==> run P: inputs <==
==> flow/design.v <==
module gca_dlnv(
    input [31:0]    coord0,
    input [31:0]    coord1,
    input           ld,
    input           step,
    input           CLK,
    output          FC,
    output [20:0]   ADDR
);
    reg         [15:0] x0;
    reg         [15:0] y0;
    wire        [15:0] x1;
    wire        [15:0] y1;
    reg  signed [15:0] dx, dy;
    reg  signed [15:0] sx, sy;
    reg  signed [15:0] error;
    wire signed [15:0] e2;
    assign x1 = {5'b0, coord1[10:0]};
    assign y1 = {6'b0, coord1[20:11]};
    assign e2 = error <<< 1;
    assign ADDR = {y0[9:0], x0[10:0]};
    assign FC = !ld && (x0 == x1 && y0 == y1 || e2 >= dy && x0 == x1 || e2 <= dx && y0 == y1);
    always @(posedge CLK) begin
        if(ld) begin
            x0 <= {5'b0, coord0[10:0]};
            y0 <= {6'b0, coord0[20:11]};
            sx <= (x0 > x1) ? -16'd1 : 16'd1;
            sy <= (y0 > y1) ? -16'd1 : 16'd1;
            dx <= (x0 < x1) ? (x1 - x0) : (x0 - x1);
            dy <= (y1 < y0) ? (y1 - y0) : (y0 - y1);
            error <= dx + dy;
        end
        if(step && !ld) begin
            if(e2 >= dy) x0 <= x0 + sx;
            if(e2 <= dx) y0 <= y0 + sy;
            if(e2 >= dy && e2 <= dx)
                error <= error + dx + dy;
            else if(e2 >= dy)
                error <= error + dy;
            else if(e2 <= dx)
                error <= error + dx;
        end
    end
endmodule
==> flow/run.sh <==
#!/bin/bash
# the make line also repeats each setting of config.mk as NAME=value (left out here)
make -C /OpenROAD-flow-scripts/flow DESIGN_CONFIG=/design/flow/config.mk WORK_HOME=/design/flow/orfs CLKGATE_MAP_FILE= finish
==> flow/config.mk <==
export PLATFORM = sky130hd
export DESIGN_NAME = gca_dlnv
export DESIGN_NICKNAME = gca_dlnv
export VERILOG_FILES = /design/flow/design.v
export SDC_FILE = /design/flow/constraint.sdc
export NUM_CORES = 4
export LEC_CHECK = 0
export ABC_AREA = 1
export CAP_MARGIN = 15
export CELL_PAD_IN_SITES_GLOBAL_PLACEMENT = 1
export CORE_ASPECT_RATIO = 1.45
export CORE_MARGIN = 5
export CORE_UTILIZATION = 32
export CTS_CLUSTER_DIAMETER = 356
export GPL_ROUTABILITY_DRIVEN = 1
export GPL_TIMING_DRIVEN = 1
export MIN_ROUTING_LAYER = met2
export PLACE_DENSITY_LB_ADDON = 0.18
export SLEW_MARGIN = 20
export TNS_END_PERCENT = 55
==> flow/constraint.sdc <==
create_clock -name core_clock -period 4.27 [get_ports {CLK}]
set_input_delay 0.8540 -clock core_clock [delete_from_list [all_inputs] [get_ports {CLK}]]
set_output_delay 0.8540 -clock core_clock [all_outputs]
set_load 0.01 [all_outputs]
==> run R: changes against run P <==
Settings changed: CAP_MARGIN 15 to 10, CELL_PAD_IN_SITES_GLOBAL_PLACEMENT 1 to unset, CORE_ASPECT_RATIO 1.45 to unset, CORE_MARGIN 5 to 2, CORE_UTILIZATION 32 to 57, CTS_CLUSTER_DIAMETER 356 to 206, CTS_CLUSTER_SIZE set to 100, GPL_ROUTABILITY_DRIVEN 1 to 0, MIN_ROUTING_LAYER met2 to met1, SLEW_MARGIN 20 to 30, TNS_END_PERCENT 55 to 40.
==> flow/constraint.sdc (replaced) <==
create_clock -name core_clock -period 4.19 [get_ports {CLK}]
set_input_delay 0.8380 -clock core_clock [delete_from_list [all_inputs] [get_ports {CLK}]]
set_output_delay 0.8380 -clock core_clock [all_outputs]
set_load 0.01 [all_outputs]
==> run F: changes against run P <==
Settings changed: ABC_AREA 1 to unset, CAP_MARGIN 15 to 30, CELL_PAD_IN_SITES_GLOBAL_PLACEMENT 1 to unset, CORE_ASPECT_RATIO 1.45 to unset, CORE_MARGIN 5 to 2, CORE_UTILIZATION 32 to 72, CTS_CLUSTER_DIAMETER 356 to 358, GPL_ROUTABILITY_DRIVEN 1 to unset, GPL_TIMING_DRIVEN 1 to unset, MIN_ROUTING_LAYER met2 to unset, PLACE_DENSITY set to 0.67, PLACE_DENSITY_LB_ADDON 0.18 to unset, TNS_END_PERCENT 55 to unset.
==> flow/constraint.sdc (replaced) <==
create_clock -name core_clock -period 3.78 [get_ports {CLK}]
set_input_delay 0.7560 -clock core_clock [delete_from_list [all_inputs] [get_ports {CLK}]]
set_output_delay 0.7560 -clock core_clock [all_outputs]
set_load 0.01 [all_outputs]
==> impl_metrics.toml <==
# generated from flow reports
[logic_synthesis]
synth_area_mm2 = 0.0104

[final_timing]
fin_ws_ps = -63.8
final-setup-viol-count = 1
hold_slack_ps = 542

[status]
outcome = "failed layout checks"
failed_checks = "setup timing"
# the run above: run F

==> impl_metrics.toml <==
# generated from flow reports
[die]
fp.dieH_um = 144

[status]
outcome = "no timing/DRC/antenna violations"

[logic_synthesis]
synth_area_mm2 = 0.0111

[final_timing]
hold_slack_ps = 522
final-setup-viol-count = 0
# the run above: run R

==> impl_metrics.toml <==
# generated from flow reports
[status]
outcome = "no timing/DRC/antenna violations"

[final_timing]
final-setup-viol-count = 0
hold_slack_ps = 524

[route]
drc = 0
# the run above: run P


========
==> job 6220: inputs <==
Starts from the design.v that is shown in full above.
clock: 3.7 ns
lec_check: 0
cap_margin: 35
core_margin: 2
core_utilization: 72
cts_cluster_diameter: 238
hold_slack_margin: -0.1
place_density: 0.91
slew_margin: 20
tns_end_percent: 40
run.sh (not shown) runs the stock make flow with config.mk's settings and CLKGATE_MAP_FILE=.
==> inputs of job 5210, as changes to job 6220 <==
==> flow/config.mk (replaced) <==
export PLATFORM = sky130hd
export DESIGN_NAME = gca_dlnv
export DESIGN_NICKNAME = gca_dlnv
export VERILOG_FILES = /design/flow/design.v
export SDC_FILE = /design/flow/constraint.sdc
export NUM_CORES = 4
export LEC_CHECK = 0
export ABC_AREA = 1
export CAP_MARGIN = 20
export CORE_MARGIN = 2
export CORE_UTILIZATION = 72
export CTS_CLUSTER_DIAMETER = 94
export CTS_CLUSTER_SIZE = 100
export PLACE_DENSITY = 0.42
export SLEW_MARGIN = 20
export TNS_END_PERCENT = 5
==> flow/constraint.sdc (replaced) <==
create_clock -name core_clock -period 2.75 [get_ports {CLK}]
set_input_delay 0.5500 -clock core_clock [delete_from_list [all_inputs] [get_ports {CLK}]]
set_output_delay 0.5500 -clock core_clock [all_outputs]
set_load 0.01 [all_outputs]
==> qor summary <==
| metric | job 6220 | job 5210 |
|---|---|---|
| Mean instance size in the synthesized netlist | 8.20 um^2 | 6.59 um^2 |
| Leading cell type by number of instances after synthesis | sky130_fd_sc_hd__ha_1 | sky130_fd_sc_hd__nand2_1 |
| Number of rows created at floorplan | 43 | 45 |
| Synth mux share | 4.21% | 0.180% |
| Unique masters post-synth | 85 | 50 |
| Yosys adder share | 21.0% | 19.6% |
| Post-place instance area | 0.0116 mm^2 | 0.0134 mm^2 |
| Max-area cell share | 19.1% | 17.8% |
| Number of buffers added for setup after CTS | 4 | 5 |
| Post-synth seq share | 18.9% | 17.6% |
| Y dimension of the die | 124 um | 128 um |
| Result of the run | complete, but fails checks | did not finish |
| Failing step | - | 5_1_grt |
| Violated checks | setup timing | - |
| Number of cell instances after yosys synthesis | 1263 | 1689 |
| Placed insts | 1543 | 2118 |
| Synthesized chip area reported by yosys | 0.0104 mm^2 | 0.0111 mm^2 |
| Yosys aoi share | 25.3% | 17.0% |
